==> design/flow/design.v <==
`timescale 1ns / 1ps
module DEJITTER#(
		parameter	C_HOLD_BIT_NUMBER	=	16,
		parameter	C_INPUT_POLARITY	=	1'b0
	)
	(
    input           sys_clk,
    input           sys_rst,		
    input			signal_in,
    output			signal_out
    );
    reg	[C_HOLD_BIT_NUMBER - 1 : 0]	signal_hold;
    always @(posedge sys_clk) begin
    	if(sys_rst) begin
    		signal_hold <= {C_HOLD_BIT_NUMBER{!C_INPUT_POLARITY}};
    	end else begin
    		signal_hold <= {signal_hold[C_HOLD_BIT_NUMBER - 2 : 0],signal_in};
    	end
    end
    assign	signal_out	=	(signal_hold == {C_HOLD_BIT_NUMBER{C_INPUT_POLARITY}}) ? C_INPUT_POLARITY : !C_INPUT_POLARITY;
endmodule
`timescale 1ns / 1ps
module BLE_CTRL(
    input           sys_clk,
    input           sys_rst,	
 	input			motor_state,
 	input			motor_direction,
 	input			motor_alarm_reset,
 	output			fwd,
 	output			rev,
 	output			stop_mode,
 	output			m0,
 	output			m1,
 	output			alarm_reset,
 	input			speed_out,
 	input			alarm_out_n	
    );
	assign			m0	=	0;
	assign			m1	=	0;
	reg				o_fwd;
	reg				o_rev;
	always @(posedge sys_clk) begin
		if (sys_rst) begin 
			o_fwd	<=	0;
			o_rev	<=	0;
		end
		else if (motor_alarm_reset) begin 
			o_fwd	<=	0;
			o_rev	<=	0;
		end
		else if(motor_state) begin
			o_fwd	<=	motor_direction;
			o_rev	<=	~motor_direction;
		end else begin
			o_fwd	<=	0;
			o_rev	<=	0;
		end
	end
	assign			fwd	=	o_fwd;
	assign			rev	=	o_rev;
	reg				o_stop_mode;
	always @(posedge sys_clk) begin
		if(sys_rst) begin
			o_stop_mode <= 0;
		end else if(motor_alarm_reset) begin
			o_stop_mode <= 1;
		end else begin
			o_stop_mode <= 0;
		end
	end
	assign	stop_mode	=	o_stop_mode;
	reg	[31:0]			tmie_cnt;
	localparam			TIME_10S	=	32'h3B9A_CA00,
						TIME_10MS	=	32'h001E_8480,
						TIME_10US	=	32'h0000_07D0;
	reg					o_alarm_reset;
	always @(posedge sys_clk) begin 
		if(sys_rst) begin
			tmie_cnt <= 0;
		end else if(!alarm_out_n) begin
			tmie_cnt <= tmie_cnt + 1;
		end else if (motor_alarm_reset || alarm_reset) begin
			tmie_cnt <= 0;
		end
		else
			tmie_cnt <= tmie_cnt;
	end					
	always @(posedge sys_clk) begin
		if(sys_rst) begin
			o_alarm_reset <= 0;
		end else if(motor_alarm_reset) begin
			o_alarm_reset <= 1;
		end else if (tmie_cnt > TIME_10US) begin
			o_alarm_reset <= 1;
		end
		else 
			o_alarm_reset <= 0;
	end
	assign	alarm_reset	=	o_alarm_reset;
endmodule
`timescale 1ns / 1ps
module DAC_CTRL  #(   
    parameter C_AXI_ID_WIDTH       = 4,         
    parameter C_AXI_ADDR_WIDTH     = 32,        
    parameter C_AXI_DATA_WIDTH     = 64,        
    parameter C_AXI_NBURST_SUPPORT = 1'b0,      
    parameter C_AXI_BURST_TYPE     = 2'b00,     
    parameter WATCH_DOG_WIDTH      = 12,         
    parameter C_ADDR_SUMOFFSET     =   32'h0000_1000,
    parameter C_ADDR_MOTOR2ETH     =   32'h0000_0000,       
    parameter C_ADDR_ETH2MOTOR     =   32'hE000_0000    
)(    
    input                               sys_clk,
    input                               sys_rst,
   	output                            	saxi_wready,  
   	input [C_AXI_ID_WIDTH-1:0]        	saxi_wid,     
   	input [C_AXI_ADDR_WIDTH-1:0]      	saxi_waddr,   
   	input [7:0]                       	saxi_wlen,    
   	input [2:0]                       	saxi_wsize,   
   	input [1:0]                       	saxi_wburst,  
   	input [1:0]                       	saxi_wlock,   
   	input [3:0]                       	saxi_wcache,  
   	input [2:0]                       	saxi_wprot,   
   	input                             	saxi_wvalid,  
   	output                            	saxi_wd_wready,   
   	input [C_AXI_DATA_WIDTH-1:0]      	saxi_wd_wdata,     
   	input [C_AXI_DATA_WIDTH/8-1:0]    	saxi_wd_wstrb,     
   	input                             	saxi_wd_wlast,     
   	input                             	saxi_wd_wvalid,    
   	output  [C_AXI_ID_WIDTH-1:0]      	saxi_wb_bid,      
   	output  [1:0]                     	saxi_wb_bresp,    
   	output                            	saxi_wb_bvalid,   
   	input                             	saxi_wb_bready,   
   	output                            	saxi_rready,      
   	input [C_AXI_ID_WIDTH-1:0]        	saxi_rid,         
   	input [C_AXI_ADDR_WIDTH-1:0]      	saxi_raddr,       
   	input [7:0]                       	saxi_rlen,        
   	input [2:0]                       	saxi_rsize,       
   	input [1:0]                       	saxi_rburst,      
   	input [1:0]                       	saxi_rlock,       
   	input [3:0]                       	saxi_rcache,      
   	input [2:0]                       	saxi_rprot,       
   	input                             	saxi_rvalid,      
   	output  [C_AXI_ID_WIDTH-1:0]       	saxi_rd_rid,      
   	output  [1:0]                      	saxi_rd_rresp,    
   	output                             	saxi_rd_rvalid,   
   	output  [C_AXI_DATA_WIDTH-1:0]     	saxi_rd_rdata,    
   	output                             	saxi_rd_rlast,    
   	input                              	saxi_rd_rready,    
	input                               maxi_wready,  
	output [C_AXI_ID_WIDTH-1:0]         maxi_wid,     
	output [C_AXI_ADDR_WIDTH-1:0]       maxi_waddr,   
	output [7:0]                        maxi_wlen,    
	output [2:0]                        maxi_wsize,   
	output [1:0]                        maxi_wburst,  
	output [1:0]                        maxi_wlock,   
	output [3:0]                        maxi_wcache,  
	output [2:0]                        maxi_wprot,   
	output                              maxi_wvalid,  
	input                               maxi_wd_wready,   
	output [C_AXI_DATA_WIDTH-1:0]       maxi_wd_wdata,     
	output [C_AXI_DATA_WIDTH/8-1:0]     maxi_wd_wstrb,     
	output                              maxi_wd_wlast,     
	output                              maxi_wd_wvalid,    
	input  [C_AXI_ID_WIDTH-1:0]         maxi_wb_bid,      
	input  [1:0]                        maxi_wb_bresp,    
	input                               maxi_wb_bvalid,   
	output                              maxi_wb_bready,   
	input                               maxi_rready,      
	output [C_AXI_ID_WIDTH-1:0]         maxi_rid,         
	output [C_AXI_ADDR_WIDTH-1:0]       maxi_raddr,       
	output [7:0]                        maxi_rlen,        
	output [2:0]                        maxi_rsize,       
	output [1:0]                        maxi_rburst,      
	output [1:0]                        maxi_rlock,       
	output [3:0]                        maxi_rcache,      
	output [2:0]                        maxi_rprot,       
	output                              maxi_rvalid,      
	input  [C_AXI_ID_WIDTH-1:0]         maxi_rd_bid,      
	input  [1:0]                        maxi_rd_rresp,    
	input                               maxi_rd_rvalid,   
	input  [C_AXI_DATA_WIDTH-1:0]       maxi_rd_rdata,    
	input                               maxi_rd_rlast,    
	output                              maxi_rd_rready,    
 	output								sclk,
 	output								sync_n,
 	output								sdin,
 	output								reset_n,
 	input								sdo,
 	output								motor_state,
 	output								motor_direction,
 	output								motor_alarm_reset,
 	input								alarm_in_n,
 	input								alarm_reset,
 	output								trig_ad_convst
    );
	reg								sclk_p;
	reg								sclk_n;	
	reg								o_sync_n;
	reg								o_sdin;
	reg								o_reset_n;
	reg								o_motor_state;
	reg								o_moter_direction;
	reg								o_alarm_reset;
	reg								o_trig_ad;
	assign							sclk		=	sclk_p & sclk_n	;	
	assign							sync_n		=	o_sync_n;
	assign							sdin		=	o_sdin	;	
	assign							reset_n		=	o_reset_n;	
	assign                          motor_state     	=   o_motor_state;
	assign                          motor_direction 	=   o_moter_direction;
	assign							motor_alarm_reset	=	o_alarm_reset;
	assign							trig_ad_convst		=	o_trig_ad;
	reg [C_AXI_ID_WIDTH-1:0]        s_wr_wid;
	reg [C_AXI_ADDR_WIDTH-1:0]      s_wr_waddr;
	reg [7:0]                       s_wr_wlen;
	reg [1:0]                       s_wr_wburst;
	reg                             s_wr_wready;
	reg [C_AXI_DATA_WIDTH-1:0]      s_wd_wdata;
	reg [C_AXI_DATA_WIDTH/8-1:0]    s_wd_wstrb;
	reg                             s_wd_wready;
	reg								s_wb_bvalid;
	reg	[C_AXI_ID_WIDTH-1:0]      	s_wb_bid;
	reg [1:0]                     	s_wb_bresp;
	reg [C_AXI_ID_WIDTH-1:0]        s_rr_rid;
	reg [C_AXI_ADDR_WIDTH-1:0]      s_rr_raddr;
	reg [7:0]                       s_rr_rlen;
	reg [2:0]                       s_rr_rsize;
	reg [1:0]                       s_rr_rburst;
	reg                             s_rr_rready;
	reg [C_AXI_ID_WIDTH-1:0]        s_rd_rid;
	reg [1:0]                       s_rd_rresp;
	reg								s_rd_rvalid;
	reg [C_AXI_DATA_WIDTH-1:0]     	s_rd_rdata;  
	reg 							s_rd_rlast;
	function integer clogb2 (input integer bit_depth);              
	begin                                                           
	for(clogb2=0; bit_depth>0; clogb2=clogb2+1)                   
	  bit_depth = bit_depth >> 1;                                 
	end                                                           
	endfunction 
	localparam	[2:0]	AXI_SIZE	=	clogb2(C_AXI_DATA_WIDTH/8-1);
	localparam 	[7:0]	AXI_ADDR_INC	=	C_AXI_DATA_WIDTH/8;
	localparam	[2:0]	SUM_SIZE	=	clogb2(32/C_AXI_DATA_WIDTH-1);
	localparam  [3:0]               S_WRITE_IDLE     = 4'd0, 
									S_WRITE_ADDR     = 4'd1,
									S_WRITE_DATA     = 4'd2,                                        
									S_WRITE_RESPONSE = 4'd3,
									S_WRITE_TIME_OUT = 4'd4,
									DAC_RESET        = 4'd5,
									DAC_SYNC         = 4'd6,
									DAC_WRITE        = 4'd7,
									DAC_READ         = 4'd8;                               
   reg [8:0]                       s_write_state,
									s_write_next;
	reg [WATCH_DOG_WIDTH : 0]       s_wt_watch_dog_cnt;          
 	reg [7:0]                       s_write_data_cnt;	
 	reg								trig_write_start;
	always @(posedge sys_clk) begin
		if(sys_rst) begin
			trig_write_start <= 0;
		end else begin
			trig_write_start <= saxi_wvalid;
		end
	end
	reg		flag_dac_reset_over;
	reg		flag_dac_sync_over;
	reg		flag_dac_write_over;
	reg		flag_dac_read_over;
	always @(posedge sys_clk) begin
		if(sys_rst) begin
			s_write_state <= 9'b0_0010_0000;	 
		end else begin
			s_write_state	<= s_write_next;
		end
	end
	always @(*) begin
		s_write_next	=	0;		 
		case (1)
			s_write_state[S_WRITE_IDLE]	:	begin 
				if (trig_write_start)
					s_write_next[S_WRITE_ADDR]		=	1;
				else
					s_write_next[S_WRITE_IDLE]		=	1;
			end
			s_write_state[S_WRITE_ADDR]	:	begin 
				if (saxi_wready && saxi_wvalid)
					s_write_next[S_WRITE_DATA]		=	1;
				else
					s_write_next[S_WRITE_ADDR]		=	1;
			end
			s_write_state[S_WRITE_DATA] :	begin 
				if (flag_read_over)
					s_write_next[S_WRITE_RESPONSE]	=	1;
				else
					s_write_next[S_WRITE_DATA]		=	1;
			end
			s_write_state[S_WRITE_RESPONSE]	:	begin 
				if (saxi_wb_bvalid && saxi_wb_bready)
					s_write_next[DAC_READ]			=	1;		 
				else
					s_write_next[S_WRITE_RESPONSE]	=	1;			
			end
			s_write_state[S_WRITE_TIME_OUT] :	begin 
					s_write_next[S_WRITE_IDLE]		=	1;
			end
			s_write_state[DAC_RESET]	:	begin 
				if (flag_dac_reset_over)
					s_write_next[S_WRITE_IDLE]		=	1;
				else
					s_write_next[DAC_RESET]			=	1;
			end	
			s_write_state[DAC_SYNC]		:	begin 
				if (flag_dac_sync_over)
					s_write_next[DAC_WRITE]			=	1;
				else
					s_write_next[DAC_SYNC]			=	1;
			end							
			s_write_state[DAC_WRITE]	:	begin 
				if (flag_dac_write_over)
					s_write_next[DAC_READ]			=	1;
				else
					s_write_next[DAC_WRITE]			=	1;
			end
			s_write_state[DAC_READ]		:	begin 
				if (flag_dac_read_over)
					s_write_next[S_WRITE_IDLE]		=	1;
				else
					s_write_next[DAC_SYNC]			=	1;		 
			end
			default : s_write_next[S_WRITE_IDLE]		=	1;
		endcase
	end	
	reg	[4:0]	sclk_cnt;
	localparam	TIME_RESET	=	5'd4,	 
				TIME_SYNC	=	5'd10,	 
				BIT_SDI		=	5'd24;	
	reg	[9:0]	dac_voltage;	
	localparam	MOTOR_ENABLE	=	16'hEAEA,
				MOTOR_POSITVE	=	16'h1EAF,
				ALARM_RESET		=	16'hAAED;
	localparam	DAC_SUCCESS		=	16'hFBFB;
	localparam	ALARM_OUT		=	16'hAAAA;
	reg	[23:0]	dac_code;
	reg [23:0]	dac_read;
	localparam	DAC_CMD_WRITE	=	4'd3,
				DAC_CMD_READ	=	4'd9,
				DAC_VO_ALL		=	4'd9,
				DAC_VO_A		=	4'd1;	
	reg	[2:0]	read_in_cnt;
	reg			dac_complete;
	reg [31:0]	time_set;
	reg			flag_read_over;
	always @(posedge sys_clk) begin
		if(sys_rst) begin
			dac_voltage	<=	0;
			time_set	<=	0;
			sclk_cnt	<=	0;
			read_in_cnt	<=	0;
			o_reset_n	<=	1'b1;
			o_sync_n	<=	1'b1;
			o_sdin		<=	1'b0;
			dac_read	<=	0;
			dac_code	<=	0;
			dac_complete	<=	1'b0;
			flag_dac_read_over	<=	1'b0;
			flag_dac_sync_over	<=	1'b0;
			flag_dac_write_over	<=	1'b0;
			flag_dac_reset_over	<=	1'b0;
			flag_read_over		<=	1'b0;
			o_motor_state		<=	1'b0;
			o_moter_direction	<=	1'b1;
			o_alarm_reset		<=	1'b0;
		end else begin
			case (1)
				s_write_next[S_WRITE_IDLE]	:	begin 
												sclk_cnt	<=	0;
												read_in_cnt	<=	0;
												dac_voltage	<=	dac_voltage;
												o_reset_n	<=	1;
												o_sync_n	<=	1;
												o_sdin		<=	0;
												dac_read	<=	0;
												dac_complete		<=	0;
												flag_dac_read_over	<=	0;
												flag_dac_sync_over	<=	0;
												flag_dac_write_over	<=	0;
												flag_dac_reset_over	<=	0;
												flag_read_over		<=	0;
												o_motor_state	<=	alarm_reset ? 0 : o_motor_state;
				end	
				s_write_next[S_WRITE_DATA]	:	begin 
												if (saxi_wd_wvalid && saxi_wd_wready)
													sclk_cnt	<=	sclk_cnt + 1;
												else
													sclk_cnt	<=	sclk_cnt;
												case (sclk_cnt)
													5'd1	:	begin 
														o_motor_state		<=	(s_wd_wdata[63:48] == MOTOR_ENABLE);
														o_moter_direction	<=	(s_wd_wdata[47:32] == MOTOR_POSITVE);
														dac_voltage			<=	 s_wd_wdata[25:16];
														o_alarm_reset		<=	(s_wd_wdata[15:00] == ALARM_RESET);															
													end
													5'd2	:	begin 
														time_set			<=	s_wd_wdata[63:32];
														flag_read_over		<=	1;
													end
													default :  ;
												endcase											
				end
				s_write_next[S_WRITE_RESPONSE]	:	begin 
												sclk_cnt	<=	0;																		
				end
				s_write_next[DAC_RESET]			:	begin 
												if (sclk_cnt == TIME_RESET) begin 
													flag_dac_reset_over <=  1;
													sclk_cnt			<=	0;
												end
												else begin 
													if (!sclk_p && sclk_n)
														sclk_cnt	<=	sclk_cnt + 1;
													else
														sclk_cnt	<=	sclk_cnt;													
												end
												o_reset_n          	<=  !(sclk_cnt  < TIME_RESET);												
				end
				s_write_next[DAC_SYNC]			:	begin 
												if ((sclk_cnt == TIME_SYNC - 1) && (!sclk_p && sclk_n)) begin 
													flag_dac_sync_over 	<=  1;
													sclk_cnt			<=	0;
													o_sync_n			<=	0;
												end
												else begin 
													if (!sclk_p && sclk_n)
														sclk_cnt	<=	sclk_cnt + 1;
													else
														sclk_cnt	<=	sclk_cnt;													
												end	
				end
				s_write_next[DAC_WRITE]			:	begin 
												flag_dac_sync_over 	<=  0;
												if ((sclk_cnt == BIT_SDI - 1) && (!sclk_p && sclk_n)) begin 
													flag_dac_write_over <=  1;
													sclk_cnt			<=	0;
													o_sdin				<=	0;
													o_sync_n			<=	1;
												end
												else begin 
													if (!sclk_p && sclk_n) begin 
														o_sdin	<=	dac_code[23 - (sclk_cnt + 1)];
														sclk_cnt	<=	sclk_cnt + 1;
													end														
													else begin 
														sclk_cnt	<=	sclk_cnt;
														o_sdin		<=	(sclk_cnt == 0) ? dac_code[23] : o_sdin;
													end																											
												end
												if (read_in_cnt == 3 && sclk_p && !sclk_n)		 
													dac_read[23 - sclk_cnt]	<=	sdo;
												else
													dac_read	<=	dac_read;
				end
				s_write_next[DAC_READ]			:	begin 
												flag_dac_write_over <=  0;
												read_in_cnt			<=	read_in_cnt + 1;
												case (read_in_cnt)
													3'd0	:	dac_code	<=	{DAC_CMD_WRITE,DAC_VO_ALL,dac_voltage,6'd0};	 
													3'd1	:	dac_code	<=	{DAC_CMD_READ,DAC_VO_A,10'd0,6'd0};				 
													3'd2	:	dac_code	<=	0;												 
													3'd3	:	begin 
																dac_complete		<=	{dac_read[11:2] == dac_voltage};		 
																flag_dac_read_over	<=	1;
													end 
													default :  ;
												endcase
				end
				default :  ;
			endcase
		end
	end
reg	[31:0]	trig_cnt;
always @(posedge sys_clk) begin
	if(sys_rst) begin
		 trig_cnt	<=	0;
		 o_trig_ad	<=	0;
	end else begin
		 if (motor_state) begin 
		 	if (trig_cnt == time_set) begin 
			 	trig_cnt	<=	0;
			 	o_trig_ad	<=	1;		 		
		 	end
		 	else begin 
		 		trig_cnt	<=	trig_cnt + 1;
			 	o_trig_ad	<=	0;	
		 	end
		 end
		 else begin 
		 	trig_cnt	<=	0;
		 	o_trig_ad	<=	0;
		 end
	end
end
	reg	[7:0]	time_cnt;
	localparam	TIME_SCLK		=	8'd5;	 
	always @(posedge sys_clk) if (sys_rst) begin time_cnt <= 0; end else begin
		if (time_cnt == TIME_SCLK - 1)
			time_cnt	<=	0;
		else
			time_cnt	<=	time_cnt + 1;
	end
	always @(posedge sys_clk) if (sys_rst) begin sclk_p <= 1'b1; end else begin
			sclk_p	<=	(time_cnt <= 2);
	end
	always @(negedge sys_clk) if (sys_rst) begin sclk_n <= 1'b1; end else begin
			sclk_n	<=	(time_cnt <= 2);
	end	
	always @(posedge sys_clk) begin
		if(sys_rst) begin
			 s_wt_watch_dog_cnt	<=	0;
		end else begin
			 if (s_write_state != s_write_next)
			 	s_wt_watch_dog_cnt	<=	0;
			 else
			 	s_wt_watch_dog_cnt	<=	s_wt_watch_dog_cnt + 1; 
		end
	end	
	always @(posedge sys_clk) if (sys_rst) begin s_wr_wready <= 1'b0; end else begin
		if (s_write_state[S_WRITE_IDLE] && s_write_next[S_WRITE_ADDR])
			s_wr_wready	<=	1;
		else
			s_wr_wready	<=	0;
	end
	always @(posedge sys_clk) begin
		if(sys_rst) begin
			 s_wr_wid	<=	0;
		end else begin
			 if (saxi_wvalid && saxi_wready)
			 	s_wr_wid	<=	saxi_wid;
			 else
			 	s_wr_wid	<=	s_wr_wid;
		end
	end
	always @(posedge sys_clk) begin
		if(sys_rst) begin
			 s_wr_wlen	<=	0;
		end else begin
			 if (saxi_wvalid && saxi_wready)
			 	s_wr_wlen	<=	saxi_wlen + 1;
			 else
			 	s_wr_wlen	<=	s_wr_wlen;
		end
	end	
	always @(posedge sys_clk) begin
		if(sys_rst) begin
			s_wr_wburst	<=	0;
		end else begin
			s_wr_wburst	<=	saxi_wburst;	
		end
	end	
	assign	saxi_wready	=	s_wr_wready;
	always @(posedge sys_clk) if (sys_rst) begin s_write_data_cnt <= 0; end else begin
		if (s_write_next[S_WRITE_IDLE])
			s_write_data_cnt	<=	0;
		else if (s_write_state[S_WRITE_ADDR] && s_write_next[S_WRITE_DATA])		 
			s_write_data_cnt	<=	saxi_wlen;
		else if (saxi_wd_wvalid && saxi_wd_wready)
			s_write_data_cnt	<=	s_write_data_cnt - 1;
		else
			s_write_data_cnt	<=	s_write_data_cnt;
	end
	always @(posedge sys_clk) if (sys_rst) begin s_wd_wready <= 1'b0; end else begin
		if (s_write_state[S_WRITE_DATA] && s_write_next[S_WRITE_DATA])
			s_wd_wready	<=	saxi_wd_wvalid;		 
		else
			s_wd_wready	<=	0;
	end	
	always @(posedge sys_clk) begin
		if(sys_rst) begin
			 s_wd_wdata     <= 0;			 
		end else begin
			if (saxi_wd_wready && saxi_wd_wvalid)
				s_wd_wdata	<=	saxi_wd_wdata;		 
			else
				s_wd_wdata	<=	s_wd_wdata;
		end
	end
	assign	saxi_wd_wready	=	s_wd_wready;
	always @(posedge sys_clk) if (sys_rst) begin s_wb_bvalid <= 1'b0; end else begin
		if (s_write_next[S_WRITE_RESPONSE])
			s_wb_bvalid <= 1;
		else
			s_wb_bvalid <= 0;
	end
	assign	saxi_wb_bvalid	=	s_wb_bvalid;
	assign	saxi_wb_bid		=	0;	 
	assign	saxi_wb_bresp	=	2'b0;	 
	reg	[C_AXI_ID_WIDTH-1:0]		m_wid;
	reg	[C_AXI_ADDR_WIDTH-1:0]		m_waddr;
	reg	[7:0]						m_wlen;
	reg	[1:0]						m_wburst;
	reg								m_wvalid;
	reg	[C_AXI_DATA_WIDTH-1:0]		m_wd_wdata;
	reg	[C_AXI_DATA_WIDTH/8-1:0]	m_wd_wstrb;
	reg								m_wd_wlast;
	reg								m_wd_wvalid;
	reg								m_wb_ready;
	localparam  [3:0]               M_WRITE_IDLE     = 4'd0, 
									M_WRITE_ADDR     = 4'd1,
									M_WRITE_DATA     = 4'd2,										
									M_WRITE_RESPONSE = 4'd3,
									M_WRITE_TIME_OUT = 4'd4;								
       reg [4:0]                       m_write_state,
									m_write_next;
	reg [WATCH_DOG_WIDTH : 0]       m_wt_watch_dog_cnt;      
	reg	[7:0]						m_write_data_cnt;    
	reg                             trig_m_write_start;
	reg								flag_sum;
	reg 		alarm_in_n_d;
	reg			alarm_reset_d;
	always @(posedge sys_clk) if (sys_rst) begin alarm_in_n_d <= 1'b0; alarm_reset_d <= 1'b0; end else begin
		alarm_in_n_d	<=	alarm_in_n;
		alarm_reset_d	<=	alarm_reset;
	end
	always @(posedge sys_clk) begin
		if(sys_rst) begin
			trig_m_write_start <= 0;
		end else begin
			trig_m_write_start <= flag_sum;			 
		end
	end
	always @(posedge sys_clk) if (sys_rst) begin flag_sum <= 1'b0; end else begin
		if(maxi_wb_bvalid && maxi_wb_bready) begin
			 flag_sum <= 0;
		end else begin
			 flag_sum <= (flag_dac_read_over || (alarm_in_n_d && !alarm_in_n) || (alarm_reset_d && !alarm_reset)) ? 1 : flag_sum;
		end
	end
	reg	[63:0]	data2eth;	
	reg	[31:0]	data_sum;
	reg	[15:0]	data_complete;
	reg [15:0]	alarm_complete;
	always @(posedge sys_clk) if (sys_rst) begin data2eth <= 0; data_sum <= 0; end else begin
		if(flag_sum) begin
			data2eth[63:48] <=	motor_state ? MOTOR_ENABLE : 0;
			data2eth[47:32]	<=	motor_direction ? MOTOR_POSITVE : 0;
			data2eth[31:16]	<=	dac_voltage;
			data2eth[15:00]	<=	!alarm_in_n ? ALARM_OUT : 0;
			data_sum		<=	data2eth[63:48] + data2eth[47:32] + data2eth[31:16] + data2eth[15:00] + data_complete + alarm_complete + time_set[31:16] + time_set[15:00]; 
		end else if (maxi_wb_bvalid && maxi_wb_bready) begin
			data2eth 	<=	0;
			data_sum	<=	0;
		end
		else begin 
			data2eth 	<=	data2eth;
			data_sum	<=	data_sum;			
		end
	end
	always @(posedge sys_clk) if (sys_rst) begin data_complete <= 0; end else begin
		if(flag_dac_read_over) begin
			data_complete <= dac_complete ? DAC_SUCCESS : 0;
		end else begin
			data_complete <= data_complete;
		end
	end
	always @(posedge sys_clk) if (sys_rst) begin alarm_complete <= 0; end else begin
		if(alarm_reset_d && !alarm_reset)
			alarm_complete <= ALARM_RESET;
		else if (!flag_sum && maxi_wb_bvalid && maxi_wb_bready)
			alarm_complete <= 0;
		else 
			alarm_complete <= alarm_complete;
	end	
	always @(posedge sys_clk) begin
		if(sys_rst) begin
			m_write_state <= 1;
		end else begin
			m_write_state	<= m_write_next;
		end
	end
always @(*) begin
		m_write_next	=	0;		 
		case (1)
			m_write_state[M_WRITE_IDLE]	:	begin 
				if (trig_m_write_start)
					m_write_next[M_WRITE_ADDR]		=	1;
				else
					m_write_next[M_WRITE_IDLE]		=	1;
			end
			m_write_state[M_WRITE_ADDR]	:	begin 
				if (maxi_wready && maxi_wvalid)
					m_write_next[M_WRITE_DATA]		=	1;
				else
					m_write_next[M_WRITE_ADDR]		=	1;
			end
			m_write_state[M_WRITE_DATA] :	begin 
				if (maxi_wd_wvalid && maxi_wd_wready && maxi_wd_wlast)
					m_write_next[M_WRITE_RESPONSE]	=	1;
				else
					m_write_next[M_WRITE_DATA]		=	1;
			end
			m_write_state[M_WRITE_RESPONSE]	:	begin 
				if (maxi_wb_bvalid && maxi_wb_bready && flag_sum)
					m_write_next[M_WRITE_ADDR]		=	1;
				else if (maxi_wb_bvalid && maxi_wb_bready)
					m_write_next[M_WRITE_IDLE]		=	1;
				else
					m_write_next[M_WRITE_RESPONSE]	=	1;			
			end
			m_write_state[M_WRITE_TIME_OUT] :	begin 
					m_write_next[M_WRITE_IDLE]		=	1;
			end
			default : m_write_next[M_WRITE_IDLE]		=	1;
		endcase
	end	
	always @(posedge sys_clk) begin
		if(sys_rst) begin
			 m_wt_watch_dog_cnt	<=	0;
		end else begin
			 if (m_write_state != m_write_next)
			 	m_wt_watch_dog_cnt	<=	0;
			 else
			 	m_wt_watch_dog_cnt	<=	m_wt_watch_dog_cnt + 1; 
		end
	end
	always @(posedge sys_clk) if (sys_rst) begin m_waddr <= 0; m_wvalid <= 1'b0; end else begin
		 if (m_write_state[M_WRITE_ADDR] && m_write_next[M_WRITE_ADDR]) begin
			m_waddr	<=	flag_sum ? (C_ADDR_MOTOR2ETH + C_ADDR_SUMOFFSET) : C_ADDR_MOTOR2ETH;	 
		 	m_wvalid	<=	1;
		 end
		 else begin 
		 	m_waddr	<=	m_waddr;
		 	m_wvalid	<=	0;			 	
		 end
	end
	always @(posedge sys_clk) begin
		if(sys_rst) begin
			 m_wid	<=	0;
		end else begin
			 if (m_write_state[M_WRITE_IDLE] && m_write_next[M_WRITE_ADDR])
			 	m_wid	<=	m_wid + 1;
			 else
			 	m_wid	<=	m_wid;
		end
	end
	always @(posedge sys_clk) begin
		if(sys_rst) begin
			 m_wlen	<=	0;
		end else begin
			 if (m_write_state[M_WRITE_ADDR] && m_write_next[M_WRITE_ADDR])
			 	m_wlen	<=	flag_sum ? (1 - 1) : (2 - 1);			 			 
			 else
			 	m_wlen	<=	m_wlen;
		end
	end	
	assign	maxi_wid	=	m_wid;
	assign	maxi_waddr	=	m_waddr;
	assign	maxi_wlen	=	m_wlen;
	assign	maxi_wsize	=	AXI_SIZE;
	assign	maxi_wburst	=	C_AXI_BURST_TYPE;
	assign	maxi_wvalid	=	m_wvalid;
	assign	maxi_wlock	=	2'b0;
	assign	maxi_wcache	=	4'b0;
	assign	maxi_wprot	=	3'b0;	
	always @(posedge sys_clk) if (sys_rst) begin m_write_data_cnt <= 0; end else begin
		if (m_write_next[M_WRITE_IDLE])
			m_write_data_cnt	<=	0;
		else if (m_write_state[M_WRITE_ADDR] && m_write_next[M_WRITE_DATA])
			m_write_data_cnt	<=	maxi_wlen;
		else if (maxi_wd_wvalid && maxi_wd_wready)
			m_write_data_cnt	<=	m_write_data_cnt - 1;
		else
			m_write_data_cnt	<=	m_write_data_cnt;
	end
	always @(posedge sys_clk) if (sys_rst) begin m_wd_wdata <= 0; end else begin
		if (m_write_state[M_WRITE_DATA] && m_write_next[M_WRITE_DATA])
			if (flag_sum)
				m_wd_wdata	<=	data_sum;
			else 
				if (maxi_wd_wvalid && maxi_wd_wready)
					case (m_write_data_cnt - 1)
						8'd0	:	m_wd_wdata	<=	{data_complete,alarm_complete,time_set};		
						default : 	m_wd_wdata	<=	0;
					endcase
				else if (m_write_data_cnt == maxi_wlen)
					m_wd_wdata	<=	data2eth;
				else
					m_wd_wdata	<=	m_wd_wdata;
		else begin 
			m_wd_wdata	<=	0;				 	
		end
	end
	always @(posedge sys_clk) if (sys_rst) begin m_wd_wvalid <= 1'b0; end else begin
		 if (m_write_state[M_WRITE_DATA] && m_write_next[M_WRITE_DATA]) begin 
		 	m_wd_wvalid	<=	1;	 				 
		 end 
		 else begin 
		 	m_wd_wvalid	<=	0;				 	
		 end		
	end		
	always @(posedge sys_clk) if (sys_rst) begin m_wd_wlast <= 1'b0; end else begin
		 if (m_write_state[M_WRITE_DATA] && m_write_next[M_WRITE_DATA]) begin 
		 	m_wd_wlast	<=	(maxi_wlen == 0) ? 1 : (m_write_data_cnt == 1 && maxi_wd_wvalid && maxi_wd_wready);	 				 
		 end 
		 else begin 
		 	m_wd_wlast	<=	0;				 	
		 end		
	end	
	always @(posedge sys_clk) begin
		if(sys_rst) begin
			m_wd_wstrb	<=	0;
		end else begin
			if (m_write_state[M_WRITE_DATA] && m_write_next[M_WRITE_DATA])
				m_wd_wstrb	<=	{(C_AXI_DATA_WIDTH/8){1'b1}};
			else
				m_wd_wstrb	<=	0;
		end
	end
	assign	maxi_wd_wdata	=	m_wd_wdata;
	assign	maxi_wd_wstrb	=	m_wd_wstrb;
	assign	maxi_wd_wlast	=	m_wd_wlast;
	assign	maxi_wd_wvalid	=	m_wd_wvalid;
	always @(posedge sys_clk) if (sys_rst) begin m_wb_ready <= 1'b0; end else begin
		if (m_write_state[M_WRITE_RESPONSE] && !m_wb_ready)
			m_wb_ready <= maxi_wb_bvalid;
		else
			m_wb_ready <= 0;
	end
	assign	maxi_wb_bready	=	m_wb_ready;	
	assign	saxi_rready		=	1'b0;
	assign	saxi_rd_rid		=	0;
	assign	saxi_rd_rresp	=	2'b0;
	assign	saxi_rd_rvalid	=	1'b0;
	assign	saxi_rd_rdata	=	0;
	assign	saxi_rd_rlast	=	1'b0;
	assign	maxi_rid		=	0;
	assign	maxi_raddr		=	0;
	assign	maxi_rlen		=	8'b0;
	assign	maxi_rsize		=	3'b0;
	assign	maxi_rburst		=	2'b0;
	assign	maxi_rlock		=	2'b0;
	assign	maxi_rcache		=	4'b0;
	assign	maxi_rprot		=	3'b0;
	assign	maxi_rvalid		=	1'b0;
	assign	maxi_rd_rready	=	1'b0;
endmodule
`timescale 1ns / 1ps
module MOTOR_TOP#(   
    parameter C_AXI_ID_WIDTH       = 4,         
    parameter C_AXI_ADDR_WIDTH     = 16,        
    parameter C_AXI_DATA_WIDTH     = 64,        
    parameter C_AXI_NBURST_SUPPORT = 1'b0,      
    parameter C_AXI_BURST_TYPE     = 2'b00,     
    parameter WATCH_DOG_WIDTH      = 12,         
    parameter C_ADDR_SUMOFFSET     =   32'h0000_1000,
    parameter C_ADDR_MOTOR2ETH     =   32'h0000_0000,       
    parameter C_ADDR_ETH2MOTOR     =   32'hE000_0000    
)(    
    input                               sys_clk,
    input                               sys_rst,
   	output                            	saxi_wready,  
   	input [C_AXI_ID_WIDTH-1:0]        	saxi_wid,     
   	input [C_AXI_ADDR_WIDTH-1:0]      	saxi_waddr,   
   	input [7:0]                       	saxi_wlen,    
   	input [2:0]                       	saxi_wsize,   
   	input [1:0]                       	saxi_wburst,  
   	input [1:0]                       	saxi_wlock,   
   	input [3:0]                       	saxi_wcache,  
   	input [2:0]                       	saxi_wprot,   
   	input                             	saxi_wvalid,  
   	output                            	saxi_wd_wready,   
   	input [C_AXI_DATA_WIDTH-1:0]      	saxi_wd_wdata,     
   	input [C_AXI_DATA_WIDTH/8-1:0]    	saxi_wd_wstrb,     
   	input                             	saxi_wd_wlast,     
   	input                             	saxi_wd_wvalid,    
   	output  [C_AXI_ID_WIDTH-1:0]      	saxi_wb_bid,      
   	output  [1:0]                     	saxi_wb_bresp,    
   	output                            	saxi_wb_bvalid,   
   	input                             	saxi_wb_bready,   
   	output                            	saxi_rready,      
   	input [C_AXI_ID_WIDTH-1:0]        	saxi_rid,         
   	input [C_AXI_ADDR_WIDTH-1:0]      	saxi_raddr,       
   	input [7:0]                       	saxi_rlen,        
   	input [2:0]                       	saxi_rsize,       
   	input [1:0]                       	saxi_rburst,      
   	input [1:0]                       	saxi_rlock,       
   	input [3:0]                       	saxi_rcache,      
   	input [2:0]                       	saxi_rprot,       
   	input                             	saxi_rvalid,      
   	output  [C_AXI_ID_WIDTH-1:0]       	saxi_rd_rid,      
   	output  [1:0]                      	saxi_rd_rresp,    
   	output                             	saxi_rd_rvalid,   
   	output  [C_AXI_DATA_WIDTH-1:0]     	saxi_rd_rdata,    
   	output                             	saxi_rd_rlast,    
   	input                              	saxi_rd_rready,    
	input                               maxi_wready,  
	output [C_AXI_ID_WIDTH-1:0]         maxi_wid,     
	output [C_AXI_ADDR_WIDTH-1:0]       maxi_waddr,   
	output [7:0]                        maxi_wlen,    
	output [2:0]                        maxi_wsize,   
	output [1:0]                        maxi_wburst,  
	output [1:0]                        maxi_wlock,   
	output [3:0]                        maxi_wcache,  
	output [2:0]                        maxi_wprot,   
	output                              maxi_wvalid,  
	input                               maxi_wd_wready,   
	output [C_AXI_DATA_WIDTH-1:0]       maxi_wd_wdata,     
	output [C_AXI_DATA_WIDTH/8-1:0]     maxi_wd_wstrb,     
	output                              maxi_wd_wlast,     
	output                              maxi_wd_wvalid,    
	input  [C_AXI_ID_WIDTH-1:0]         maxi_wb_bid,      
	input  [1:0]                        maxi_wb_bresp,    
	input                               maxi_wb_bvalid,   
	output                              maxi_wb_bready,   
	input                               maxi_rready,      
	output [C_AXI_ID_WIDTH-1:0]         maxi_rid,         
	output [C_AXI_ADDR_WIDTH-1:0]       maxi_raddr,       
	output [7:0]                        maxi_rlen,        
	output [2:0]                        maxi_rsize,       
	output [1:0]                        maxi_rburst,      
	output [1:0]                        maxi_rlock,       
	output [3:0]                        maxi_rcache,      
	output [2:0]                        maxi_rprot,       
	output                              maxi_rvalid,      
	input  [C_AXI_ID_WIDTH-1:0]         maxi_rd_bid,      
	input  [1:0]                        maxi_rd_rresp,    
	input                               maxi_rd_rvalid,   
	input  [C_AXI_DATA_WIDTH-1:0]       maxi_rd_rdata,    
	input                               maxi_rd_rlast,    
	output                              maxi_rd_rready,    
 	output								sclk,
 	output								sync_n,
 	output								sdin,
 	output								reset_n,
 	input								sdo,
 	output			fwd,
 	output			rev,
 	output			stop_mode,
 	output			m0,
 	output			m1,
 	output			alarm_reset,
 	input			speed_out,
 	input			alarm_out_n,
 	output			trig_ad_convst
    );
	wire 	alarm_in_n;
	wire	motor_state;
	wire	motor_direction;
	wire	motor_alarm_reset;
	BLE_CTRL inst_BLE_CTRL
		(
			.sys_clk           (sys_clk),
			.sys_rst           (sys_rst),
			.motor_state       (motor_state),
			.motor_direction   (motor_direction),
			.motor_alarm_reset (motor_alarm_reset),
			.fwd               (fwd),
			.rev               (rev),
			.stop_mode         (stop_mode),
			.m0                (m0),
			.m1                (m1),
			.alarm_reset       (alarm_reset),
			.speed_out         (speed_out),
			.alarm_out_n       (alarm_in_n)
		);
	DAC_CTRL #(
			.C_AXI_ID_WIDTH(C_AXI_ID_WIDTH),
			.C_AXI_ADDR_WIDTH(C_AXI_ADDR_WIDTH),
			.C_AXI_DATA_WIDTH(C_AXI_DATA_WIDTH),
			.C_AXI_NBURST_SUPPORT(C_AXI_NBURST_SUPPORT),
			.C_AXI_BURST_TYPE(C_AXI_BURST_TYPE),
			.WATCH_DOG_WIDTH(WATCH_DOG_WIDTH),
			.C_ADDR_SUMOFFSET(C_ADDR_SUMOFFSET),
			.C_ADDR_MOTOR2ETH(C_ADDR_MOTOR2ETH),
			.C_ADDR_ETH2MOTOR(C_ADDR_ETH2MOTOR)
		) inst_DAC_CTRL (
			.sys_clk           (sys_clk),
			.sys_rst           (sys_rst),
			.saxi_wready       (saxi_wready),
			.saxi_wid          (saxi_wid),
			.saxi_waddr        (saxi_waddr),
			.saxi_wlen         (saxi_wlen),
			.saxi_wsize        (saxi_wsize),
			.saxi_wburst       (saxi_wburst),
			.saxi_wlock        (saxi_wlock),
			.saxi_wcache       (saxi_wcache),
			.saxi_wprot        (saxi_wprot),
			.saxi_wvalid       (saxi_wvalid),
			.saxi_wd_wready    (saxi_wd_wready),
			.saxi_wd_wdata     (saxi_wd_wdata),
			.saxi_wd_wstrb     (saxi_wd_wstrb),
			.saxi_wd_wlast     (saxi_wd_wlast),
			.saxi_wd_wvalid    (saxi_wd_wvalid),
			.saxi_wb_bid       (saxi_wb_bid),
			.saxi_wb_bresp     (saxi_wb_bresp),
			.saxi_wb_bvalid    (saxi_wb_bvalid),
			.saxi_wb_bready    (saxi_wb_bready),
			.saxi_rready       (saxi_rready),
			.saxi_rid          (saxi_rid),
			.saxi_raddr        (saxi_raddr),
			.saxi_rlen         (saxi_rlen),
			.saxi_rsize        (saxi_rsize),
			.saxi_rburst       (saxi_rburst),
			.saxi_rlock        (saxi_rlock),
			.saxi_rcache       (saxi_rcache),
			.saxi_rprot        (saxi_rprot),
			.saxi_rvalid       (saxi_rvalid),
			.saxi_rd_rid       (saxi_rd_rid),
			.saxi_rd_rresp     (saxi_rd_rresp),
			.saxi_rd_rvalid    (saxi_rd_rvalid),
			.saxi_rd_rdata     (saxi_rd_rdata),
			.saxi_rd_rlast     (saxi_rd_rlast),
			.saxi_rd_rready    (saxi_rd_rready),
			.maxi_wready       (maxi_wready),
			.maxi_wid          (maxi_wid),
			.maxi_waddr        (maxi_waddr),
			.maxi_wlen         (maxi_wlen),
			.maxi_wsize        (maxi_wsize),
			.maxi_wburst       (maxi_wburst),
			.maxi_wlock        (maxi_wlock),
			.maxi_wcache       (maxi_wcache),
			.maxi_wprot        (maxi_wprot),
			.maxi_wvalid       (maxi_wvalid),
			.maxi_wd_wready    (maxi_wd_wready),
			.maxi_wd_wdata     (maxi_wd_wdata),
			.maxi_wd_wstrb     (maxi_wd_wstrb),
			.maxi_wd_wlast     (maxi_wd_wlast),
			.maxi_wd_wvalid    (maxi_wd_wvalid),
			.maxi_wb_bid       (maxi_wb_bid),
			.maxi_wb_bresp     (maxi_wb_bresp),
			.maxi_wb_bvalid    (maxi_wb_bvalid),
			.maxi_wb_bready    (maxi_wb_bready),
			.maxi_rready       (maxi_rready),
			.maxi_rid          (maxi_rid),
			.maxi_raddr        (maxi_raddr),
			.maxi_rlen         (maxi_rlen),
			.maxi_rsize        (maxi_rsize),
			.maxi_rburst       (maxi_rburst),
			.maxi_rlock        (maxi_rlock),
			.maxi_rcache       (maxi_rcache),
			.maxi_rprot        (maxi_rprot),
			.maxi_rvalid       (maxi_rvalid),
			.maxi_rd_bid       (maxi_rd_bid),
			.maxi_rd_rresp     (maxi_rd_rresp),
			.maxi_rd_rvalid    (maxi_rd_rvalid),
			.maxi_rd_rdata     (maxi_rd_rdata),
			.maxi_rd_rlast     (maxi_rd_rlast),
			.maxi_rd_rready    (maxi_rd_rready),
			.sclk              (sclk),
			.sync_n            (sync_n),
			.sdin              (sdin),
			.reset_n           (reset_n),
			.sdo               (sdo),
			.motor_state       (motor_state),
			.motor_direction   (motor_direction),
			.motor_alarm_reset (motor_alarm_reset),
			.alarm_in_n        (alarm_in_n),
			.alarm_reset       (alarm_reset),
			.trig_ad_convst    (trig_ad_convst)
		);
	DEJITTER #(
			.C_HOLD_BIT_NUMBER(16),
			.C_INPUT_POLARITY(0)
		) inst_DEJITTER (
			.sys_clk    (sys_clk),
			.sys_rst    (sys_rst),
			.signal_in  (alarm_out_n),
			.signal_out (alarm_in_n)
		);
endmodule
==> design/flow/run.sh <==
#!/bin/bash
# the make line also repeats each setting of config.mk as NAME=value (left out here)
make -C /OpenROAD-flow-scripts/flow DESIGN_CONFIG=/design/flow/config.mk WORK_HOME=/design/flow/orfs CLKGATE_MAP_FILE= finish
==> design/flow/config.mk <==
export PLATFORM = sky130hd
export DESIGN_NAME = MOTOR_TOP
export DESIGN_NICKNAME = MOTOR_TOP
export VERILOG_FILES = /design/flow/design.v
export SDC_FILE = /design/flow/constraint.sdc
export NUM_CORES = 4
export LEC_CHECK = 0
export CAP_MARGIN = 5
export CORE_ASPECT_RATIO = 0.72
export CORE_MARGIN = 2
export CORE_UTILIZATION = 72
export CTS_CLUSTER_SIZE = 41
export GPL_ROUTABILITY_DRIVEN = 1
export HOLD_SLACK_MARGIN = -0.1
export MIN_ROUTING_LAYER = met1
export SETUP_SLACK_MARGIN = 0.28
export SLEW_MARGIN = 20
==> design/flow/constraint.sdc <==
create_clock -name core_clock -period 5.0 [get_ports {sys_clk}]
set_input_delay 1.0000 -clock core_clock [delete_from_list [all_inputs] [get_ports {sys_clk}]]
set_output_delay 1.0000 -clock core_clock [all_outputs]
set_load 0.01 [all_outputs]
==> results.txt, run 1 <==
Summary of the current implementation state.

- The run finished with no timing, DRC or antenna violations.
- On the reported timing paths, the clock transition at the registers reads 0.06 ns.
- The last timing report of the flow puts the setup violation total at 0.
- The nature of the critical path endpoint is an output port, for reference.
- The total net switching power is 1.23 mW, for reference.
- The via count of the first global-routing pass is 14.2k, for reference.
- The power in sequential cells is 2.79 mW, for reference.
- The largest fanout on the critical path is 2, for reference.
- Summing the areas of all and, or, nand and nor instances in the mapped netlist gives 20.5% of the synthesized area.
- Per the CTS log, the maximum H-tree level is 1.
- The worst hold path begins at inst_DEJITTER.signal_hold[14].
- The number of distinct standard cells referenced by the synthesized netlist is 78, for reference.
- The count of max-cap constraint violations is 0, for reference.
- According to the floorplan log, the row count is 49.
- The detail-routed via count per cell is 6.00, for reference.
- The main combinational cell family by area after synthesis is simple AND/OR/NAND/NOR gates, for reference.
- Counting buffers and inverters, the worst setup path is 2 cells deep.
- The worst pin sits at a relative slew slack of 22.2%.
- The sequential share of the synthesized area is 37.9%, for reference.
- The post-synth design cell area is 0.0183 mm2, for reference.
- Yosys attributes the largest share of cell area to dfxtp_1 (38%), buf_4 (8.1%), nand2_1 (6.5%), fa_1 (5.9%), a21oi_1 (4.9%).
- The combined buffer and inverter count along the critical path is 1, for reference.
- The worst clock skew on the final layout is 0.0518 ns, for reference.
- The cell count after synthesis is 2147, for reference.
- The number of iterations in the first detailed-routing pass is 7, for reference.
- According to the Yosys statistics, the synthesized design has a chip area of 0.0183 mm2.
- Setup total negative slack on the finished layout was measured at 0 ns.
- The area share of the leading cell type in the synthesized netlist is 37.9%, for reference.
- For this block, the routed nets add up to 49.6 mm of wire.
- The half-perimeter wire length after detailed placement is 36.8 mm, for reference.
- The tool warning count for the run is 228.
- The post-detailed-route wirelength per cell is 19.0 um, for reference.
- Setup repair after global routing could not meet its margin everywhere.
- The power density relative to cell area is 260 mW/mm2, for reference.
- The worst vdd rail ir drop is 356 uV, for reference.
- The number of clock sinks is 347, for reference.
- In this run the critical register-to-register path is launched from inst_DAC_CTRL.data2eth[62].
- Per the detail_route report, DRC violations left total 0.
- The clock reaches the later pin of the worst-skew pair after 0.60 ns.
- The data required time of the worst path is 4.00 ns, for reference.
- The number of antenna violations at the first check in global routing is 2, for reference.
- The reg-to-reg setup timing slack is 0.39 ns, for reference.
- Per the synthesis report, the XOR/XNOR share of the synthesized area is 4.92%.
- The synthesis-to-finish area growth is 12.4%, for reference.
- The cell with the largest stage delay on the worst path is dfxtp_2, for reference.
- The final global-route overflow total is 0, for reference.
- Per report_power, the sequential group accounts for 52.1% of the total.
- The switching power share of the total is 23.0%, for reference.
- The adder and majority gate portion of the synthesized area is 10.6%, for reference.
- Global routing used 36.3% of the available tracks across all layers.
- Summing the areas of all compound-gate instances in the mapped netlist gives 12.7% of the synthesized area.
- The warning tally printed by Yosys for this design is 3.
- Per report_power, the top consumer among the power groups is sequential cells.
- The count of pins over their slew limit is 0, for reference.
- The number of input and output port buffers inserted is 156, for reference.
- In the floorplan report the effective utilization is 73.3%.
- For the pin with the worst max-slew slack, the measured transition is 1.16 ns.
- The wire length of the first global-routing pass is 76.9 mm, for reference.
- Once iteration 0 of detailed routing completed, the report listed 1713 DRC markers.
- After synthesis the netlist holds a flip-flop and latch count of 347.
- The longest incremental delay of any stage on the critical path is reported as 0.31 ns.
- The internal power of the cells totals 4.12 mW.
- The buffer cell driving the clock tree root is clkbuf_16, for reference.
- On the critical path the data arrives at 3.70 ns.
- The number of cells traversed by the worst register-to-register path is 16, for reference.
- The type of the worst setup path is reg2out, for reference.
- The post-detailed-placement cell area is 0.0195 mm2, for reference.
- Counting instances, the worst hold path has a depth of 1.
- The clock power share is 43.2%, for reference.
- The count of instantiated cells in the yosys netlist is 2147, for reference.
- The finished cells cover 0.0206 mm2.
- According to the hold report, the worst path is of the reg2reg type.
- The biggest area contributor in the post-synthesis netlist is dfxtp_1.
- The capture instance of the worst register-to-register path is inst_DAC_CTRL.data_sum[15], for reference.
- STA classifies the critical path startpoint as a flip-flop.
- The pin count of the biggest net entering global routing is 80, for reference.
- The kind of cell adding the most delay to the critical path is flip-flops, for reference.
- A synthesized cell averages 8.54 um2.
- The region available for standard cell placement spans 0.0250 mm2.
- Of the total power, combinational logic draws 4.7%.
- The reported clock group power is 2.31 mW, for reference.
- The boundary pin count is 504, for reference.
- Counting instances in the post-synthesis netlist gives the leading cell types as dfxtp_1 (347), nand2_1 (317), buf_4 (198).
- Before CTS, the worst setup slack after placement is -0.108 ns.
- CTS added clock buffers totalling 31.
- The start point of the critical path is inst_DAC_CTRL.sclk_n, for reference.
- The power in combinational cells is 0.250 mW, for reference.
- The share of synthesized registers carrying an async set or reset is 0%, for reference.
- The tightest hold path in the finished design has a slack of 0.447 ns.
- The final layout contains 2633 nets.
- Measured along the x axis, the die boundary spans 192 um.
- TritonCTS built the clock tree.
- The proportion of synthesized area in mux cells is 1.34%, for reference.
- Nets still carrying antenna violations after routing amount to 0.
- The overall power consumption is 5.36 mW, for reference.
- The worst setup margin is 0.302 ns, for reference.
- The final count of hold timing violations is 0, for reference.
- In this run the worst setup path terminates at sclk.
- Yosys mapped a number of flops with a built-in enable equal to 0.
- The worst-case clock buffer depth is 3, for reference.
- The terminating pin of the worst hold path is inst_DEJITTER.signal_hold[15], for reference.
- The reported leakage power is 7.92 nW, for reference.
- Detailed routing inserted a total of 15.7k vias.
- The die covers 0.0268 mm2.
- The most used flip-flop cell after synthesis is dfxtp_1.
- The post-synthesis cell type with the largest instance count is dfxtp_1, for reference.
- In this run the vertical extent of the chip is 139 um.
- The signal on the critical path passes through and2_4 -> buf_6.
- The global placer's final weighted congestion is 0.966, for reference.
==> timing repair <==
action                                 CTS  global route
pin swaps                                1            12
setup buffers                            1             3
hold buffers                             0             0
setup endpoints to repair                6             8
endpoints found under the hold margin    0             0
resized                                 19            26
==> per-stage QoR <==
step	instances	util [%]
floorplan	2311	-
global placement	2555	77.8
detailed placement	2555	77.8
CTS	2610	81.8
global route	2614	82.4
finish	2614	82.4
==> metal layers <==
layer  part of all wire (%)  vias to the layer above  track usage [%]
met2                     43                      979             54.6
met4                    3.2                        2             10.2
li1                       -                     7207                -
met1                     42                     7378             53.3
met3                     12                      108             7.04
met5                  0.034                        -                0
==> layout make-up <==
type	instances	area [um2]
Timing Repair Buffer	210	1970
Clock inverter	14	106
Clock buffer	41	863
Sequential cell	347	6950
Tap cell	331	414
Multi-Input combinational cell	1582	9970
Inverter	88	330
Fill cell	1646	4410
Antenna cell	1	2.50
==> run 2, diff against run 1 <==
- ABC_AREA: not set -> 0
- CAP_MARGIN: 5 -> 20
- CELL_PAD_IN_SITES_DETAIL_PLACEMENT: not set -> 2
- CORE_ASPECT_RATIO: 0.72 -> 1.06
- CORE_UTILIZATION: 72 -> 40
- CTS_CLUSTER_SIZE: 41 -> not set
- GPL_ROUTABILITY_DRIVEN: 1 -> 0
- HOLD_SLACK_MARGIN: -0.1 -> not set
- PLACE_DENSITY: not set -> 0.36
- SETUP_SLACK_MARGIN: 0.28 -> -0.96
- clock period: 5.0 -> 9.95 ns (I/O delays scaled with it)
==> results.txt, run 2 <==
Summary of the current implementation state.

- The adder and majority gate portion of the synthesized area is 10.6% (unchanged), for reference.
- The count of library flops with an enable pin is 0 (unchanged), for reference.
- The number of antenna violations at the first check in global routing is 1 (-1).
- The sequential fraction of design power is 46.1% (-6.0 points), for reference.
- In the setup report, the worst path falls into the class reg2out.
- The total setup buffers inserted after CTS came to 0 (-1).
- The worst setup path is captured at an output port.
- The reported clock group power is 1.52 mW (-34%).
- The flow measured a signed area growth from synthesis to layout of 14.3%.
- The clock power share is 49.8% (+6.6 points), for reference.
- The cell with the largest stage delay on the worst path is clkdlybuf4s50_1, for reference.
- The floorplan core area is 0.0451 mm2 (+80%).
- The overall power consumption is 3.05 mW (-43%), for reference.
- The combined buffer and inverter count along the critical path is 1 (unchanged), for reference.
- The total number of vias came to 15.3k (-2.6%).
- The total of endpoints with negative setup slack in the final report is 0 (unchanged).
- The number of iterations in the first detailed-routing pass was 5 (-2).
- The power in combinational cells is 0.125 mW (-50%), for reference.
- The share of synthesized registers carrying an async set or reset is 0% (unchanged), for reference.
- The count of cells along the worst hold path came to 1 (unchanged).
- The routed wire length is 60.5 mm (+22%), for reference.
- The buffer cell driving the clock tree root is clkbuf_16, for reference.
- Of all power groups, the one with the highest power is clock.
- The final global-route overflow total is 0 (unchanged), for reference.
- The synthesis report lists the most area-consuming cells as dfxtp_1 (38%), buf_4 (8.1%), nand2_1 (6.5%), fa_1 (5.9%), a21oi_1 (4.9%).
- The final setup TNS is 0 ns (unchanged), for reference.
- The total area of sequential cells was 0.00695 mm2 (about the same).
- For reference, the top logic cell family by area is simple AND/OR/NAND/NOR gates.
- The most critical setup path has its endpoint at sclk.
- The cell count after synthesis is 2147 (unchanged), for reference.
- The total number of yosys warnings was 3 (unchanged).
- The critical path's largest stage delay was 0.54 ns (+0.23 ns).
- The start point of the worst min-delay path is inst_DAC_CTRL.m_wb_ready, for reference.
- The power in sequential cells is 1.40 mW (-50%), for reference.
- The detailed router's first-iteration violation count is 731 (-57%), for reference.
- The combinational fraction of design power is 4.1% (-0.6 points), for reference.
- The detail-routed via count per cell was 5.29 (-12%).
- The net count of the finished layout came to 2607 (-0.99%).
- Listed in order, past its start point the critical path passes and2_1 -> clkdlybuf4s50_1.
- The number of logged tool warnings is 230 (+0.88%).
- The final count of hold timing violations came to 0 (unchanged).
- The largest fanout on the critical path is 4 (+2), for reference.
- Setup repair after global routing left no endpoint under its margin.
- The die footprint came to 0.0476 mm2 (+78%).
- The count of max-cap constraint violations is 0 (unchanged).
- The commonest register cell after synthesis is dfxtp_1, for reference.
- The min-delay analysis places its worst path in the category reg2reg.
- The number of rows created at floorplan is 80 (+63%).
- The terminating pin of the worst hold path is inst_DAC_CTRL.m_wb_ready, for reference.
- In the synthesized netlist, the cells that appear most often are dfxtp_1 (347), nand2_1 (317), buf_4 (198).
- The clock input transition at the sequential cells of the worst setup and hold paths was 0.05 ns (about the same).
- The capture instance of the worst register-to-register path is inst_DAC_CTRL.dac_read[8], for reference.
- The hold-fix buffer count after cts was 0 (unchanged).
- The total net switching power is 0.714 mW (-42%).
- The startpoint identified for the worst register-to-register timing path is inst_DAC_CTRL.sclk_n.
- The worst clock skew on the final layout is 0.0473 ns (-0.00455 ns), for reference.
- The half-perimeter wire length after detailed placement is 44.3 mm (+20%), for reference.
- The remaining antenna violation count is 0 (unchanged), for reference.
- The CTS tree is built, for reference.
- The area share of the leading cell type in the synthesized netlist is 37.9% (unchanged), for reference.
- The filler cell count in the final layout came to 5005 (+200%).
- The biggest area consumer among synthesized cells is dfxtp_1, for reference.
- The max-slew headroom at the worst pin was 32.9% (+11 points).
- The worst setup path is launched from a flip-flop.
- The cell count along the critical path is 2 (unchanged), for reference.
- The area fraction in and, or, nand and nor cells is 20.5% (unchanged), for reference.
- The sequential share of the synthesized area is 37.9% (unchanged).
- The internal power is 2.33 mW (-43%), for reference.
- The post-synth design cell area is 0.0183 mm2 (unchanged), for reference.
- The number of cells traversed by the worst register-to-register path is 6 (-10).
- The insertion delay of the later-clocked pin in the worst-skew pair is 0.60 ns (about the same), for reference.
- The share of the synthesized netlist area taken by xor and xnor gates is 4.92% (unchanged).
- The number of clock sinks came to 347 (unchanged).
- The mean instance size in the synthesized netlist is 8.54 um2 (unchanged).
- The global-route usage over all layers is 25.4% (-11 points).
- The synthesis-stage register bit count was 347 (unchanged).
- The proportion of synthesized area in mux cells is 1.34% (unchanged), for reference.
- The reported leakage power is 7.92 nW (about the same), for reference.
- The number of remaining DRC errors came to 0 (unchanged).
- The switching power share of the total is 23.4% (+0.42 points), for reference.
- The chip width is 212 um (+10%), for reference.
- The post-CTS resize count is 0 (-19), for reference.
- The height of the chip is 224 um (+61%).
- The post-synthesis chip area from yosys is 0.0183 mm2 (unchanged), for reference.
- The critical path data arrival time is 6.63 ns (+2.93 ns), for reference.
- The timing report attributes the biggest portion of critical-path delay to buffers and inverters.
- The pin slew with the least headroom to its limit was 1.00 ns (-0.162 ns).
- The number of input and output port buffers inserted was 156 (unchanged).
- The worst vdd rail ir drop was 107 uV (-70%).
- The area fraction in compound gates was 12.7% (unchanged).
- The area of all placed cells without fillers is 0.0210 mm2 (+1.7%).
- The post-synthesis cell type with the largest instance count is dfxtp_1, for reference.
- The via count of the first global-routing pass is 16.2k (+14%), for reference.
- The count of pins over their slew limit is 0 (unchanged), for reference.
- The count of instantiated cells in the yosys netlist is 2147 (unchanged), for reference.
- The pin count of the biggest net entering global routing is 150 (+88%).
- The post-detailed-placement cell area is 0.0196 mm2 (+0.75%).
- The floorplan-stage core utilization was 40.6% (-33 points).
- The number of distinct standard cells referenced by the synthesized netlist is 78 (unchanged), for reference.
- The reg-to-reg setup timing slack is 3.21 ns (+2.82 ns), for reference.
- According to the timing report, the critical path is launched from inst_DAC_CTRL.sclk_n.
- The boundary pin count is 504 (unchanged), for reference.
- The clock buffer count from CTS is 41 (+32%), for reference.
- The wire length of the first global-routing pass is 94.5 mm (+23%), for reference.
- The flow ran to the end and the layout has no timing, DRC or antenna violations.
- The data required time of the worst path is 7.96 ns (+3.96 ns), for reference.
- The power density relative to cell area was 145 mW/mm2 (-44%).
- The post-detailed-route wirelength per cell is 21.0 um (+10%), for reference.
- The combinational gate area was 0.00985 mm2 (-1.2%).
- The worst-case clock buffer depth is 3 (unchanged), for reference.
- The count of H-tree levels built during CTS is 2 (+1), for reference.
-- run 2: final cells by class --
class | instances | area share [%]
multi-input combinational | 1582 | 47.0
sequential | 347 | 33.1
timing repair buffer | 174 | 8.16
clock buffer | 59 | 5.74
tap | 615 | 3.67
inverter | 88 | 1.58
clock inverter | 17 | 0.698
antenna | 2 | 0.0239
-- run 2: per-layer routing --
metal	vias up	GRT usage (%)	part of all wire, %
li1	7156	-	-
met4	0	7.34	2.4
met2	283	45.2	51
met3	79	3.46	3.5
met1	7742	31.8	43
met5	-	0	0
-- run 2: through the flow --
stage | util [%] | setup WS, ns | cells | hold WS [ns]
floorplan | - | 2.19 | 2311 | 0.417
global placement | 43.4 | 1.95 | 2807 | 0.426
detailed placement | 43.4 | 1.94 | 2807 | 0.435
CTS | 46.4 | 1.29 | 2882 | 0.447
global route | 46.4 | 1.24 | 2883 | 0.465
finish | 46.4 | 1.33 | 2884 | 0.441
==> run 3, diff against run 2 <==
- ABC_AREA: 0 -> 1
- CAP_MARGIN: 20 -> 0
- CELL_PAD_IN_SITES_DETAIL_PLACEMENT: 2 -> not set
- CORE_ASPECT_RATIO: 1.06 -> 0.92
- CORE_UTILIZATION: 40 -> 72
- CTS_CLUSTER_DIAMETER: not set -> 42
- CTS_CLUSTER_SIZE: not set -> 99
- GPL_ROUTABILITY_DRIVEN: 0 -> 1
- PLACE_DENSITY: 0.36 -> not set
- PLACE_DENSITY_LB_ADDON: not set -> 0.28
- SETUP_SLACK_MARGIN: -0.96 -> 0.87
- SLEW_MARGIN: 20 -> 25
- TNS_END_PERCENT: not set -> 5
- clock period: 9.95 -> 4.82 ns (I/O delays scaled with it)
==> results.txt, run 3 <==
Summary of the current implementation state.

- The count of max-cap constraint violations is 0 (unchanged), for reference.
- The detail-routed via count per cell came to 5.81 (+9.7%).
- The biggest area consumer among synthesized cells is dfxtp_1, for reference.
- The area fraction in compound gates is 12.6% (-0.014 points), for reference.
- The cell sequence reported for the critical path is nand2_2 -> inv_2 -> buf_6.
- The reported clock group power came to 3.02 mW (+99%).
- The proportion of synthesized area in mux cells is 0% (-1.3 points).
- The synthesis-stage register bit count is 347 (unchanged).
- The global-route usage over all layers is 38.7% (+13 points), for reference.
- The post-synth design cell area is 0.0196 mm2 (+7.0%), for reference.
- The total inserted antenna cells came to 0 (-2).
- The total net switching power came to 1.99 mW (+180%).
- The insertion delay of the later-clocked pin in the worst-skew pair is 0.59 ns (about the same).
- The worst hold slack is 0.419 ns (-0.0213 ns), for reference.
- Setup repair after global routing could not meet its margin everywhere.
- The remaining antenna violation count is 0 (unchanged), for reference.
- The clock buffer count from CTS is 37 (-9.8%).
- STA classifies the critical path startpoint as a flip-flop.
- The final global-route overflow total is 0 (unchanged).
- The number of antenna violations at the first check in global routing is 0 (-1).
- The reg-to-reg setup timing slack is 0.46 ns (-2.75 ns), for reference.
- The share of the core filled with cells in the final layout is 82.4% (+36 points).
- The post-synthesis cell type with the largest instance count is nand2_1, for reference.
- The terminating pin of the worst hold path is inst_DEJITTER.signal_hold[5], for reference.
- The kind of cell adding the most delay to the critical path is flip-flops, for reference.
- The height of the chip was 162 um (-28%).
- The count of pins over their slew limit is 0 (unchanged).
- The share of synthesized registers carrying an async set or reset is 0% (unchanged), for reference.
- The floorplan core area came to 0.0266 mm2 (-41%).
- The start point of the worst min-delay path is inst_DEJITTER.signal_hold[4], for reference.
- TritonCTS built the clock tree.
- The top contributor to total power is clock, for reference.
- The boundary pin count was 504 (unchanged).
- The final count of hold timing violations is 0 (unchanged), for reference.
- The mean instance size in the synthesized netlist was 7.26 um2 (-15%).
- The endpoint of the worst setup timing path is sclk, for reference.
- The pin count of the biggest net entering global routing came to 97 (-35%).
- The total number of vias was 18.5k (+21%).
- The post-detailed-placement cell area is 0.0205 mm2 (+4.6%), for reference.
- The adder and majority gate portion of the synthesized area is 9.91% (-0.69 points), for reference.
- The share of the synthesized netlist area taken by xor and xnor gates is 1.06% (-3.9 points), for reference.
- The data required time of the worst path is 3.86 ns (-4.10 ns), for reference.
- The half-perimeter wire length after detailed placement is 40.9 mm (-7.8%).
- The count of cells along the worst hold path came to 2 (+1).
- The number of input and output port buffers inserted is 156 (unchanged), for reference.
- The count of library flops with an enable pin came to 0 (unchanged).
- The clock input transition at the sequential cells of the worst setup and hold paths came to 0.07 ns (+0.02 ns).
- The number of distinct standard cells referenced by the synthesized netlist is 55 (-29%), for reference.
- The power in sequential cells came to 2.98 mW (+110%).
- The worst clock skew on the final layout came to 0.0557 ns (+0.00842 ns).
- The number of clock sinks was 347 (unchanged).
- The cell with the largest stage delay on the worst path is dfxtp_2, for reference.
- The count of instantiated cells in the yosys netlist is 2701 (+26%), for reference.
- The most used flip-flop cell after synthesis is dfxtp_1.
- The total number of yosys warnings is 3 (unchanged), for reference.
- The pin slew with the least headroom to its limit is 1.04 ns (+0.0398 ns), for reference.
- The tree is rooted in a clkbuf_16.
- After synthesis, the cell types taking the most area are dfxtp_1 (35%), nand2_1 (9.8%), buf_4 (7.7%), a21oi_1 (6.1%), inv_1 (5.7%).
- The endpoint identified for the worst register-to-register timing path is inst_DAC_CTRL.sclk_cnt[1].
- The number of iterations in the first detailed-routing pass came to 7 (+2).
- The combinational fraction of design power came to 12.3% (+8.2 points).
- The overall power consumption is 6.84 mW (+120%).
- The min-delay analysis places its worst path in the category reg2reg.
- The critical path data arrival time is 3.54 ns (-3.09 ns), for reference.
- The number of cells traversed by the worst register-to-register path is 9 (+3).
- RePlAce ended its routability-driven mode at a weighted congestion of 0.988.
- The total of endpoints with negative setup slack in the final report was 0 (unchanged).
- The detailed router's first-iteration violation count is 2330 (+220%), for reference.
- The hold-fix buffer count after cts was 0 (unchanged).
- The post-synthesis chip area from yosys is 0.0196 mm2 (+7.0%).
- The max-slew headroom at the worst pin is 30.4% (-2.5 points), for reference.
- The critical path's largest stage delay was 0.33 ns (-0.21 ns).
- The combined buffer and inverter count along the critical path is 2 (+1), for reference.
- The sequential fraction of design power came to 43.6% (-2.5 points).
- The switching power share of the total is 29.1% (+5.6 points), for reference.
- The power in combinational cells was 0.839 mW (+570%).
- The run finished with no timing, DRC or antenna violations.
- The sequential share of the synthesized area is 35.4% (-2.5 points), for reference.
- The die footprint came to 0.0286 mm2 (-40%).
- The main combinational cell family by area after synthesis is simple AND/OR/NAND/NOR gates, for reference.
- The clock power share was 44.2% (-5.6 points).
- The count of H-tree levels built during CTS is 2 (unchanged), for reference.
- The reported leakage power is 9.02 nW (+14%), for reference.
- The setup path with the least slack is of type reg2out.
- The number of remaining DRC errors came to 0 (unchanged).
- The chip width is 176 um (-17%), for reference.
- The area fraction in and, or, nand and nor cells is 25.4% (+4.9 points), for reference.
- The internal power is 4.85 mW (+110%), for reference.
- The filler cell count in the final layout is 1638 (-67%), for reference.
- The cell count after synthesis came to 2701 (+26%).
- The largest fanout on the critical path came to 2 (-2).
- The cell count along the critical path came to 3 (+1).
- By count the netlist is led by nand2_1 (511), dfxtp_1 (347), inv_1 (298).
- The wire length of the first global-routing pass was 88.3 mm (-6.5%).
- The via count of the first global-routing pass is 17.0k (+4.8%), for reference.
- The number of logged tool warnings is 228 (-0.87%), for reference.
- The power density relative to cell area was 312 mW/mm2 (+110%).
- The routed wire length was 57.2 mm (-5.5%).
- The area share of the leading cell type in the synthesized netlist is 35.4% (-2.5 points).
- The worst-case clock buffer depth is 3 (unchanged).
- The nature of the critical path endpoint is an output port, for reference.
- The floorplan-stage core utilization is 73.8% (+33 points), for reference.
- The post-detailed-route wirelength per cell is 18.0 um (-14%), for reference.
- The area of all placed cells without fillers is 0.0219 mm2 (+4.6%).
- The synthesis-to-finish area growth is 11.8%, for reference.
- The final setup TNS is 0 ns (unchanged).
- For reference, the critical path is launched at inst_DAC_CTRL.sclk_n.
- The number of rows created at floorplan is 57 (-29%), for reference.
- The worst vdd rail ir drop is 352 uV (+230%), for reference.
- The net count of the finished layout is 3168 (+22%), for reference.
- The beginning of the worst register-to-register path is inst_DAC_CTRL.sclk_n, for reference.
[run 3: final cells by class]
| type | count | area (um2) | area share [%] |
|---|---|---|---|
| Inverter | 316 | 1190 | 5.43 |
| Clock inverter | 26 | 334 | 1.52 |
| Multi-Input combinational cell | 1918 | 10300 | 47.1 |
| Clock buffer | 42 | 966 | 4.41 |
| Timing Repair Buffer | 175 | 1710 | 7.81 |
| Tap cell | 354 | 443 | 2.02 |
| Sequential cell | 347 | 6960 | 31.7 |
[run 3: routing by layer]
metal | vias up | routed length [um] | track usage [%]
met5 | - | 0 | 0
met4 | 0 | 2600 | 16.6
met3 | 177 | 5900 | 7.52
met2 | 1148 | 27100 | 64.9
met1 | 8540 | 21500 | 49.0
li1 | 8586 | - | -
[run 3: what timing repair did]
action                                  4_1_cts  5_1_grt
endpoints found under the setup margin       25       28
gates resized                                 6       17
setup buffers                                 0        4
pin swaps                                     0        7
hold endpoints to repair                      0        0
[run 3: through the flow]
step / worst slack (ns) / cells
global route: 0.291 / 3178
global placement: 0.453 / 3107
detailed placement: 0.387 / 3107
CTS: 0.300 / 3174
floorplan: 0.830 / 2865
finish: 0.315 / 3178
No activity file was given, so power comes from the tool's default toggle rates.
